Setup of P:
## ACTIVEPRO
module ACTIVEPRO (
    input       RESET,
    input       SYS_CLOCK,                
    output reg  ACTIVE_DATA ,             
    output reg  ACTIVE_CLOCK,             
    input [511:0] ACTIVE_MESSAGE,         
    input [5:0] ACTIVE_CHANNEL,           
    input  ACTIVE_WR                      
    );
    reg [63:0][7:0] ACTIVE_MESSAGE_LATCHED; 
    reg [7:0] MESSAGE_LENGTH;
    reg [14:0] state;
    wire clockstate;
    wire [2:0] bitcount;
    wire [7:0] bytecount;
    assign clockstate = state[0];
    assign bitcount[2:0] = state[3:1];
    assign bytecount[7:0] = state[11:4];
    wire [7:0] FIRST_BYTE;
    assign FIRST_BYTE = 8'h7F;
    wire [7:0] SECOND_BYTE;
    assign SECOND_BYTE = (ACTIVE_CHANNEL & 8'h3F) | 8'h40;
    reg [7:0] clock_divider;
    reg [7:0] NEW_LENGTH;
    always @*
    begin
        NEW_LENGTH = 8'd66;
        for (int x = 63; x >= 1; x--)
            if (ACTIVE_MESSAGE[8*x +: 8] == 8'h0)
                NEW_LENGTH = x + 2;         
    end
    always @ (posedge SYS_CLOCK)
    begin
        if (RESET)
        begin
            state <= 0;
            ACTIVE_CLOCK <= 0;
            ACTIVE_DATA <= 0;
        end
        else
        begin
            if (state)
            begin
                state <= state + 1;
                if (clockstate == 1)    
                begin
                    ACTIVE_CLOCK <= 0;
                    if (bytecount == 0)
                        ACTIVE_DATA <= FIRST_BYTE[7-bitcount];
  ...
For scale: about 1,300 cells after synthesis, roughly 540 flip-flops, roughly 520 I/O pins, ~23,000 sq um of cells after synthesis.
==> flow/config.mk <==
export PLATFORM = sky130hd
export DESIGN_NAME = ACTIVEPRO
export DESIGN_NICKNAME = ACTIVEPRO
export VERILOG_FILES = /design/flow/design.v
export SDC_FILE = /design/flow/constraint.sdc
export NUM_CORES = 4
export LEC_CHECK = 0
export CAP_MARGIN = 20
export CELL_PAD_IN_SITES_DETAIL_PLACEMENT = 1
export CORE_ASPECT_RATIO = 0.61
export CORE_MARGIN = 2
export CORE_UTILIZATION = 70
export CTS_CLUSTER_DIAMETER = 67
export CTS_CLUSTER_SIZE = 76
export GPL_ROUTABILITY_DRIVEN = 1
export MIN_ROUTING_LAYER = met2
export SETUP_SLACK_MARGIN = 2.72
export SLEW_MARGIN = 5
==> flow/constraint.sdc <==
create_clock -name core_clock -period 10.0 [get_ports {SYS_CLOCK}]
set_input_delay 2.0000 -clock core_clock [delete_from_list [all_inputs] [get_ports {SYS_CLOCK}]]
set_output_delay 2.0000 -clock core_clock [all_outputs]
set_load 0.01 [all_outputs]
run.sh (not shown) runs the stock make flow with config.mk's settings and CLKGATE_MAP_FILE=.
The flow ended early for P: it failed with a tool error in detailed placement (3_5_place_dp).
Inputs modified between P and Q:
==> flow/config.mk <==
export PLATFORM = sky130hd
export DESIGN_NAME = ACTIVEPRO
export DESIGN_NICKNAME = ACTIVEPRO
export VERILOG_FILES = /design/flow/design.v
export SDC_FILE = /design/flow/constraint.sdc
export NUM_CORES = 4
export LEC_CHECK = 0
export CAP_MARGIN = 20
export CORE_MARGIN = 2
export CORE_UTILIZATION = 59
export PLACE_DENSITY = 0.6
export SLEW_MARGIN = 20
==> flow/constraint.sdc <==
create_clock -name core_clock -period 2.55 [get_ports {SYS_CLOCK}]
set_input_delay 0.5100 -clock core_clock [delete_from_list [all_inputs] [get_ports {SYS_CLOCK}]]
set_output_delay 0.5100 -clock core_clock [all_outputs]
set_load 0.01 [all_outputs]
## What came out
Q: flow complete, layout not clean; failing: negative setup slack. Measured against Q, the area of the core of P comes out at 0.843 times the reference value. Q vs. P: total number of placement rows shows an increase of 20; synthesized instance count shows no meaningful change; die height shows an increase of about 40%. In Q the full die area turned out about 18% higher than in P.
#### Input delta (R over Q)
--- a/flow/config.mk
+++ b/flow/config.mk
@@ -10 +10,2 @@
-export CORE_UTILIZATION = 59
+export CORE_UTILIZATION = 72
+export CTS_CLUSTER_DIAMETER = 67
@@ -12,0 +14 @@
+export TNS_END_PERCENT = 5
==> flow/constraint.sdc <==
create_clock -name core_clock -period 3.43 [get_ports {SYS_CLOCK}]
set_input_delay 0.6860 -clock core_clock [delete_from_list [all_inputs] [get_ports {SYS_CLOCK}]]
set_output_delay 0.6860 -clock core_clock [all_outputs]
set_load 0.01 [all_outputs]
### Flow results
R | ERROR | clock tree synthesis (4_1_cts)
Vertical die dimension, R vs Q: down by a little under 10%
NOTE: worst setup slack after placement in R exceeds that of Q
| floorplan-stage core utilization | R vs Q | 14 points higher |
## Diff of input files: S against R
--- a/flow/config.mk
+++ b/flow/config.mk
@@ -10,2 +10,2 @@
-export CORE_UTILIZATION = 72
-export CTS_CLUSTER_DIAMETER = 67
+export CORE_UTILIZATION = 63
+export CTS_CLUSTER_SIZE = 42
@@ -14 +13,0 @@
-export TNS_END_PERCENT = 5
==> flow/constraint.sdc <==
create_clock -name core_clock -period 2.55 [get_ports {SYS_CLOCK}]
set_input_delay 0.5100 -clock core_clock [delete_from_list [all_inputs] [get_ports {SYS_CLOCK}]]
set_output_delay 0.5100 -clock core_clock [all_outputs]
set_load 0.01 [all_outputs]
==> comparison <==
The log for S ends in global routing (5_1_grt) with error ODB-0269, so the run never completed.
Diff R..S | synthesis area per yosys | unchanged
When the final numbers for S and R were put side by side, the placed wire-length estimate after detailed placement turned out to be smaller in S.
S against R: weighted congestion reported at the end of routability-driven placement -8.6%; area after synthesis ~0 delta; placed cell count +about 10%; die boundary height +6.8%.
Comparing the two runs side by side, S comes out behind R on die area.
Compared S against R; register area share after synthesis within noise.
Area of placed instances sits higher in S than in R.
Here is what was changed in the inputs of T compared with S.
--- a/flow/config.mk
+++ b/flow/config.mk
@@ -10,4 +10,3 @@
-export CORE_UTILIZATION = 63
-export CTS_CLUSTER_SIZE = 42
-export PLACE_DENSITY = 0.6
-export SLEW_MARGIN = 20
+export CORE_UTILIZATION = 40
+export CTS_CLUSTER_SIZE = 76
+export SLEW_MARGIN = 15
==> flow/constraint.sdc <==
create_clock -name core_clock -period 10.0 [get_ports {SYS_CLOCK}]
set_input_delay 2.0000 -clock core_clock [delete_from_list [all_inputs] [get_ports {SYS_CLOCK}]]
set_output_delay 2.0000 -clock core_clock [all_outputs]
set_load 0.01 [all_outputs]
Notes after the runs:
- The flow ran to completion for all of S and T but S, which stopped partway.
- Tool error ODB-0269 stopped S during global routing (5_1_grt); no final results.
- Die size: T exceeds S
- Diff T and S: post-CTS setup-driven buffer insertion count lower in T
- Diff T..S | number of buffers between clock root and the deepest sink | unchanged
- Post-synthesis xor/xnor area fraction: T vs S identical
- Placement-stage worst setup slack sits higher in T than in S.


ACTIVEPRO again, from the RTL that the note above started with.
clock: 2.73 ns
lec_check: 0
abc_area: 1
cap_margin: 15
cell_pad_in_sites_detail_placement: 0
cell_pad_in_sites_global_placement: 2
core_aspect_ratio: 0.92
core_margin: 2
core_utilization: 59
cts_cluster_diameter: 80
cts_cluster_size: 80
gpl_timing_driven: 0
hold_slack_margin: -0.01
min_routing_layer: met2
place_density_lb_addon: 0.04
slew_margin: 35
tns_end_percent: 65
The starting point ended with an error in global placement (3_3_place_gp) on FLW-0024.
Next try:
==> flow/config.mk (replaced) <==
export PLATFORM = sky130hd
export DESIGN_NAME = ACTIVEPRO
export DESIGN_NICKNAME = ACTIVEPRO
export VERILOG_FILES = /design/flow/design.v
export SDC_FILE = /design/flow/constraint.sdc
export NUM_CORES = 4
export LEC_CHECK = 0
export CAP_MARGIN = 20
export CORE_MARGIN = 2
export CORE_UTILIZATION = 62
export PLACE_DENSITY = 0.6
export SETUP_SLACK_MARGIN = 1.03
export SLEW_MARGIN = 20
export TNS_END_PERCENT = 5
==> flow/constraint.sdc (replaced) <==
create_clock -name core_clock -period 3.43 [get_ports {SYS_CLOCK}]
set_input_delay 0.6860 -clock core_clock [delete_from_list [all_inputs] [get_ports {SYS_CLOCK}]]
set_output_delay 0.6860 -clock core_clock [all_outputs]
set_load 0.01 [all_outputs]
The new run finished with timing, DRC and antenna clean.
Synthesized area drops by about 0.64%.
Die area goes down by about 5.3%.
Synthesized cell count goes down by 28%.
Next try:
--- a/flow/config.mk
+++ b/flow/config.mk
@@ -8,7 +8,7 @@
 export CAP_MARGIN = 20
 export CORE_MARGIN = 2
-export CORE_UTILIZATION = 62
-export PLACE_DENSITY = 0.6
-export SETUP_SLACK_MARGIN = 1.03
-export SLEW_MARGIN = 20
-export TNS_END_PERCENT = 5
+export CORE_UTILIZATION = 61
+export CTS_CLUSTER_SIZE = 94
+export GPL_ROUTABILITY_DRIVEN = 0
+export SETUP_SLACK_MARGIN = -0.26
+export SLEW_MARGIN = 40
==> flow/constraint.sdc (replaced) <==
create_clock -name core_clock -period 2.59 [get_ports {SYS_CLOCK}]
set_input_delay 0.5180 -clock core_clock [delete_from_list [all_inputs] [get_ports {SYS_CLOCK}]]
set_output_delay 0.5180 -clock core_clock [all_outputs]
set_load 0.01 [all_outputs]
Now the flow completed, yet does not pass: negative setup slack. Clock-buffer cell count went up by 7. Power went up by 29%. Setup slack degrades by 0.76 ns. Die area went up by 1.6%. Worst hold slack improves by 0.19 ns.


ACTIVEPRO again, from the RTL that the note above started with.
Settings: LEC_CHECK=0, ABC_AREA=1, CAP_MARGIN=20, CORE_MARGIN=2, CORE_UTILIZATION=72, CTS_CLUSTER_DIAMETER=254, CTS_CLUSTER_SIZE=98, PLACE_DENSITY=0.36, SETUP_SLACK_MARGIN=1.29, SLEW_MARGIN=20, TNS_END_PERCENT=10; clock period 4.76 ns.
The baseline ended with an error in global routing (ODB-0269).
Then changed:
==> flow/config.mk (replaced) <==
export PLATFORM = sky130hd
export DESIGN_NAME = ACTIVEPRO
export DESIGN_NICKNAME = ACTIVEPRO
export VERILOG_FILES = /design/flow/design.v
export SDC_FILE = /design/flow/constraint.sdc
export NUM_CORES = 4
export LEC_CHECK = 0
export CAP_MARGIN = 20
export CORE_MARGIN = 2
export CORE_UTILIZATION = 50
export PLACE_DENSITY = 0.6
export SLEW_MARGIN = 20
==> flow/constraint.sdc (replaced) <==
create_clock -name core_clock -period 4.58 [get_ports {SYS_CLOCK}]
set_input_delay 0.9160 -clock core_clock [delete_from_list [all_inputs] [get_ports {SYS_CLOCK}]]
set_output_delay 0.9160 -clock core_clock [all_outputs]
set_load 0.01 [all_outputs]
The new run completed without violations. Die size goes up by well over a third. Area after synthesis goes down slightly. Synthesized cell count goes down by a quarter to a third.
Then changed:
--- a/flow/config.mk
+++ b/flow/config.mk
@@ -10 +10,2 @@
-export CORE_UTILIZATION = 50
+export CORE_UTILIZATION = 57
+export CTS_CLUSTER_SIZE = 43
==> flow/constraint.sdc (replaced) <==
create_clock -name core_clock -period 2.55 [get_ports {SYS_CLOCK}]
set_input_delay 0.5100 -clock core_clock [delete_from_list [all_inputs] [get_ports {SYS_CLOCK}]]
set_output_delay 0.5100 -clock core_clock [all_outputs]
set_load 0.01 [all_outputs]
What happened: The changed run produced a layout that fails on negative setup slack; total power grows by 82%; core utilization grows by 16 points; clock skew is about the same; synthesized area does not change; final area rises by 8.9%; clock-buffer cell count decreases by 1; sequential cell count does not change; setup slack is worse by 1.1 ns; maximum frequency grows by 28%.
Then changed:
--- a/flow/config.mk
+++ b/flow/config.mk
@@ -10,4 +10,5 @@
-export CORE_UTILIZATION = 57
-export CTS_CLUSTER_SIZE = 43
-export PLACE_DENSITY = 0.6
-export SLEW_MARGIN = 20
+export CORE_UTILIZATION = 70
+export CTS_CLUSTER_SIZE = 35
+export GPL_ROUTABILITY_DRIVEN = 0
+export SETUP_SLACK_MARGIN = -0.26
+export SLEW_MARGIN = 5
==> flow/constraint.sdc (replaced) <==
create_clock -name core_clock -period 2.59 [get_ports {SYS_CLOCK}]
set_input_delay 0.5180 -clock core_clock [delete_from_list [all_inputs] [get_ports {SYS_CLOCK}]]
set_output_delay 0.5180 -clock core_clock [all_outputs]
set_load 0.01 [all_outputs]
- With this change the flow failed in clock tree synthesis on DPL-0038
- die area decreases by about a fifth
- area after synthesis does not change
- synthesized cell count is unchanged


== job 1446 ==
The RTL this note starts from:
==> flow/design.v <==
module ACTIVEPRO (
    input       RESET,
    input       SYS_CLOCK,                
    output reg  ACTIVE_DATA ,             
    output reg  ACTIVE_CLOCK,             
    input [511:0] ACTIVE_MESSAGE,         
    input [5:0] ACTIVE_CHANNEL,           
    input  ACTIVE_WR                      
    );
    reg [63:0][7:0] ACTIVE_MESSAGE_LATCHED; 
    reg [7:0] MESSAGE_LENGTH;
    reg [14:0] state;
    wire clockstate;
    wire [2:0] bitcount;
    wire [7:0] bytecount;
    assign clockstate = state[0];
    assign bitcount[2:0] = state[3:1];
    assign bytecount[7:0] = state[11:4];
    wire [7:0] FIRST_BYTE;
    assign FIRST_BYTE = 8'h7F;
    wire [7:0] SECOND_BYTE;
    assign SECOND_BYTE = (ACTIVE_CHANNEL & 8'h3F) | 8'h40;
    reg [7:0] clock_divider;
    reg [7:0] NEW_LENGTH;
    always @*
    begin
        NEW_LENGTH = 8'd66;
        for (int x = 63; x >= 1; x--)
            if (ACTIVE_MESSAGE[8*x +: 8] == 8'h0)
                NEW_LENGTH = x + 2;         
    end
    always @ (posedge SYS_CLOCK)
    begin
        if (RESET)
        begin
            state <= 0;
            ACTIVE_CLOCK <= 0;
            ACTIVE_DATA <= 0;
        end
        else
        begin
            if (state)
            begin
                state <= state + 1;
                if (clockstate == 1)    
                begin
                    ACTIVE_CLOCK <= 0;
                    if (bytecount == 0)
                        ACTIVE_DATA <= FIRST_BYTE[7-bitcount];
                    else if (bytecount == 1)
                        ACTIVE_DATA <= SECOND_BYTE[7-bitcount];
                    else
                        ACTIVE_DATA <= ACTIVE_MESSAGE_LATCHED[MESSAGE_LENGTH - bytecount - 1][7-bitcount];
                end
                else if (clockstate == 0)  ACTIVE_CLOCK <= 1;
                if (bytecount >= MESSAGE_LENGTH) state <= 0;
            end
            else         
            begin
                if (ACTIVE_WR) 
                begin
                    state <= 1;      
                    ACTIVE_MESSAGE_LATCHED <= ACTIVE_MESSAGE;
                    MESSAGE_LENGTH <= NEW_LENGTH;
                end
            end
        end
    end
endmodule 
clock: 2.8 ns
lec_check: 0
cap_margin: 20
core_margin: 2
core_utilization: 58
cts_cluster_size: 94
gpl_routability_driven: 0
place_density_lb_addon: 0.03
setup_slack_margin: 0.53
slew_margin: 40
Job 1446 -> stages 100% | layout checks FAIL | setup timing
## Diff of input files: job 7328 against job 1446
Settings: a deleted GPL_ROUTABILITY_DRIVEN that had been 0; a deleted PLACE_DENSITY_LB_ADDON that had been 0.03; an added TNS_END_PERCENT of 5; an added PLACE_DENSITY of 0.6; a change of CORE_UTILIZATION from 58 to 72; a change of SLEW_MARGIN from 40 to 20; a deleted SETUP_SLACK_MARGIN that had been 0.53; a deleted CTS_CLUSTER_SIZE that had been 94; a change of the clock period (ns, I/O delays scaled along) from 2.8 to 3.43.
Findings:
Relative to job 1446, worst slack at placement increased by 0.20 ns in job 7328.
Among job 1446 and job 7328, the run that stopped before the end is job 7328, and it is the only one.
Complete run, failing final checks: job 1446, reason setup timing.
In the metrics for job 7328 and job 1446, the one carrying the lower instance count after placement with tap cells included is job 7328.
The final reports for job 7328 and job 1446 show initial core utilization higher in the former.
Job 7328 vs. job 1446: die area shrank by about 20%; area after detailed placement saw a decrease; area of the core region moved down.
Changes in job 5803 relative to job 7328:
Settings: swapping 72 for 62 in CORE_UTILIZATION; clearing TNS_END_PERCENT, which used to be 5.
Results
- On setup slack at placement, the lower figure sits with job 7328, not job 5803.
- Row floorplan core area: job 5803 higher / job 7328 lower
- In summary, job 5803 completed successfully, with a layout that passed the timing, design-rule and antenna checks.
- Between job 5803 and job 7328, it is job 5803 whose height of the die is higher, by about 8%.
- Diff job 7328 -> job 5803: distinct cell type count of the synthesized netlist closely matched the old numbers; count of standard-cell rows increased by 7.8% relative to the old numbers.
The inputs of job 7740 differ from those of job 5803 as listed below.
Settings: removing PLACE_DENSITY (formerly 0.6); changing CORE_UTILIZATION from 62 to 58; setting CTS_CLUSTER_SIZE to 48 for the first time; changing the clock period (ns, I/O delays scaled along) from 3.43 to 2.55.
--- outcome ---
No crash in job 7740: every stage finished, but the layout fails its final checks due to setup timing.
Job 7740 ended up with a higher number of well-tap cells placed than job 5803 did.
Relative to job 5803, the summed area of non-filler cells in the final layout measured on job 7740 has increased by a few percent.
Reported for job 7740 and job 5803, flip-flop count turned out identical to the last digit.
Compared with job 5803, in job 7740 total antenna diodes in the routed design decreased by 18 relative to the old numbers, highest cell delay on the worst timing path closely matched the old numbers.
In job 7740, the floorplan core density came out 4.6 points below the value in job 5803.
Job 7740 vs. job 5803: count of cell instances traversed by the critical path has increased, met1 track utilization from global routing dropped 2.3 points, proportion of synthesized area in mux cells did not really move, worst hold slack dropped 0.36 ns, final period utilization rose 32 points.
Power is estimated from default activity; no workload was simulated.
